==> run D <==
Design cpu, start of the top module:
module cpu 
	(output wire [7:0] address,
	 output wire [7:0] to_memory,
	 output wire write,
	 input wire [7:0] from_memory, 
     input wire clk, reset);
        wire IR_Load;
    wire MAR_Load;
    wire PC_Load;
    wire PC_Inc;
    wire A_Load;
    wire B_Load;
    wire CCR_Load;
    wire[2:0] ALU_Sel;
    wire[1:0] Bus1_Sel, Bus2_Sel;
    wire[7:0] IR;
    wire[3:0] CCR_Result;
	control_unit ctrl_un0 (
        .IR_Load(IR_Load),
        .MAR_Load(MAR_Load),
        .PC_Load(PC_Load),
        .PC_Inc(PC_Inc),
        .A_Load(A_Load),
        .B_Load(B_Load),
        .CCR_Load(CCR_Load),
        .ALU_Sel(ALU_Sel),
        .Bus1_Sel(Bus1_Sel),
        .Bus2_Sel(Bus2_Sel),
        .write(write),
        .IR(IR),
        .CCR_Result(CCR_Result),
        .Clk(clk),
        .Reset(reset)
	);
	data_path dt_pht0 (
		.address(address),
        .to_memory(to_memory),
        .IR_out(IR),
        .CCR_Result(CCR_Result),
        .from_memory(from_memory),
        .ALU_Sel(ALU_Sel),
        .Bus1_Sel(Bus1_Sel),
        .Bus2_Sel(Bus2_Sel),
        .IR_Load(IR_Load),
  ...
clock: 5.16 ns
lec_check: 0
abc_area: 1
cap_margin: 20
core_margin: 2
core_utilization: 62
cts_cluster_diameter: 393
cts_cluster_size: 94
place_density: 0.38
slew_margin: 20
run.sh (not shown) runs the stock make flow with config.mk's settings and CLKGATE_MAP_FILE=.
==> inputs of run G, as changes to run D <==
- CTS_CLUSTER_DIAMETER: 393 -> unset
- PLACE_DENSITY: 0.38 -> unset
==> flow/constraint.sdc (replaced) <==
create_clock -name core_clock -period 7.19 [get_ports {clk}]
set_input_delay 1.4380 -clock core_clock [delete_from_list [all_inputs] [get_ports {clk}]]
set_output_delay 1.4380 -clock core_clock [all_outputs]
set_load 0.01 [all_outputs]
==> inputs of run Z, as changes to run D <==
- ABC_AREA: 1 -> unset
- CORE_UTILIZATION: 62 -> 68
- CTS_CLUSTER_DIAMETER: 393 -> 364
- CTS_CLUSTER_SIZE: 94 -> 42
- PLACE_DENSITY: 0.38 -> unset
==> flow/constraint.sdc (replaced) <==
create_clock -name core_clock -period 2.79 [get_ports {clk}]
set_input_delay 0.5580 -clock core_clock [delete_from_list [all_inputs] [get_ports {clk}]]
set_output_delay 0.5580 -clock core_clock [all_outputs]
set_load 0.01 [all_outputs]
==> results <==
Result of the run: run D complete, no violations; run G complete, no violations; run Z did not finish
Stage where the flow stopped: run D -; run G -; run Z global routing (5_1_grt)
Number of OpenROAD warnings: run D 53; run G 53; run Z -
Number of cells produced by synthesis: run D 943; run G 943; run Z 816
WP data arrival: run D 2980 ps; run G 3010 ps; run Z -
Fin cells: run D 1090; run G 1090; run Z -
Detail Placement HPWL: run D 15000 um; run G 15200 um; run Z 18300 um
Signed area change from the synthesized netlist to the final layout: run D 7.75%; run G 7.48%; run Z -
Number of distinct library cells after synthesis: run D 46; run G 46; run Z 89
Post-detailed-route DRC marker count: run D 0; run G 0; run Z -
Share of synthesized area occupied by flip-flops and latches: run D 21.5%; run G 21.5%; run Z 20.6%
Tap cells: run D 129; run G 129; run Z -
Worst setup path endpoint: run D to_memory[5]; run G to_memory[2]; run Z -
Max Cap Viol: run D 0; run G 0; run Z -
Post-Place Setup Slack: run D 1610 ps; run G 3190 ps; run Z -353 ps
Register-to-Register Setup Slack: run D 2240 ps; run G 4180 ps; run Z -
Part of the cycle the worst path needs: run D 77.8%; run G 61.8%; run Z -
Wire per inst: run D 17.5 um; run G 17.6 um; run Z -
Placeable core area: run D 9240 um^2; run G 9240 um^2; run Z 8760 um^2
Core utilization of the finished layout: run D 69.1%; run G 68.9%; run Z -

---

==> inputs of job 3938 <==
cpu again, from the RTL that the note above started with.
==> flow/design.v (excerpt) <==
module cpu 
	(output wire [7:0] address,
	 output wire [7:0] to_memory,
	 output wire write,
	 input wire [7:0] from_memory, 
     input wire clk, reset);
==> flow/config.mk <==
export PLATFORM = sky130hd
export DESIGN_NAME = cpu
export DESIGN_NICKNAME = cpu
export VERILOG_FILES = /design/flow/design.v
export SDC_FILE = /design/flow/constraint.sdc
export NUM_CORES = 4
export LEC_CHECK = 0
export CAP_MARGIN = 20
export CELL_PAD_IN_SITES_DETAIL_PLACEMENT = 0
export CORE_ASPECT_RATIO = 1.14
export CORE_MARGIN = 2
export CORE_UTILIZATION = 45
export CTS_CLUSTER_DIAMETER = 339
export MIN_ROUTING_LAYER = met2
export PLACE_DENSITY_LB_ADDON = 0.05
export SLEW_MARGIN = 20
==> flow/constraint.sdc <==
create_clock -name core_clock -period 8.14 [get_ports {clk}]
set_input_delay 1.6280 -clock core_clock [delete_from_list [all_inputs] [get_ports {clk}]]
set_output_delay 1.6280 -clock core_clock [all_outputs]
set_load 0.01 [all_outputs]
==> job 4775: changes against job 3938 <==
Settings changed: ABC_AREA set to 1, CELL_PAD_IN_SITES_DETAIL_PLACEMENT 0 to 2, CELL_PAD_IN_SITES_GLOBAL_PLACEMENT set to 0, CORE_ASPECT_RATIO 1.14 to 1.65, CORE_UTILIZATION 45 to 54, CTS_CLUSTER_SIZE set to 49, GPL_ROUTABILITY_DRIVEN set to 1, GPL_TIMING_DRIVEN set to 1, MAX_ROUTING_LAYER set to met4, PLACE_DENSITY set to 0.76, PLACE_DENSITY_LB_ADDON 0.05 to not set, TNS_END_PERCENT set to 15.
==> job 686: changes against job 3938 <==
Settings changed: CELL_PAD_IN_SITES_DETAIL_PLACEMENT 0 to not set, CORE_ASPECT_RATIO 1.14 to not set, CORE_UTILIZATION 45 to 23, CTS_CLUSTER_DIAMETER 339 to not set, MIN_ROUTING_LAYER met2 to not set, PLACE_DENSITY_LB_ADDON 0.05 to not set.
==> flow/constraint.sdc (replaced) <==
create_clock -name core_clock -period 5.51 [get_ports {clk}]
set_input_delay 1.1020 -clock core_clock [delete_from_list [all_inputs] [get_ports {clk}]]
set_output_delay 1.1020 -clock core_clock [all_outputs]
set_load 0.01 [all_outputs]
==> comparison <==
Against job 686, the cell area of job 3938 is lower by about 4%.
Final cell count: job 686 is larger than job 3938 (19%).
Between job 3938 and job 686, the lower worst setup slack is in job 686 (gap 1.6 ns).
Non-clock buffer count: job 3938 is lower than job 686 (4).
In critical path depth, job 3938 and job 686 do not differ.
Job 3938 passed the timing, design-rule and antenna checks. Job 686 passed the timing, design-rule and antenna checks. Job 4775 never finished: it broke off in 3_5_place_dp (DPL-0033).
Sequential share of layout area: job 3938 is higher than job 686 (0.76 points).
Against job 3938, the routed wire length of job 686 is lower by 9.9%.
Between job 686 and job 3938, the lower die size is in job 3938 (gap 92%, measured against job 3938).
==> figures <==
|  | job 4775 | job 3938 | job 686 |
|---|---|---|---|
| Result of the run | aborted with a tool error | complete, no violations | complete, no violations |
| Failing step | 3_5_place_dp | - | - |
| Maximum number of pins on one net before global-route repair | - | 52 | 52 |
| Post-route DRC | - | 0 | 0 |
| Mapped Area | 0.00592 mm² | 0.00618 mm² | 0.00618 mm² |
| Antenna diode count | - | 0 | 0 |
| Global placement routability congestion | 1.08 | 1.12 | 1.01 |
| Crit-path slowest cell | - | sky130_fd_sc_hd__or4_1 | sky130_fd_sc_hd__clkdlybuf4s50_1 |
| Final cell count without fillers | - | 962 | 1143 |
| Syn nets | 993 | 866 | 866 |
| Critical path destination | - | to_memory[2] | to_memory[5] |
| DR iter-0 viols | - | 3078 | 903 |
| # hold bufs at CTS | - | 0 | 0 |
| Drt pass-1 iters | - | 20 | 6 |
| Ratio of final minimum period to clock period | - | 68.9% | 83.1% |
| Storage element area | - | 0.00128 mm² | 0.00128 mm² |
| Number of setup violations in the final report | - | 0 | 0 |
| And+or+nand+nor area frac | 42.3% | 25.5% | 25.5% |
| Setup CP Type | - | reg2out | reg2out |
| Number of global-route vias before repair | - | 9771 | 5914 |
| GRT busiest layer | - | met3 | met2 |
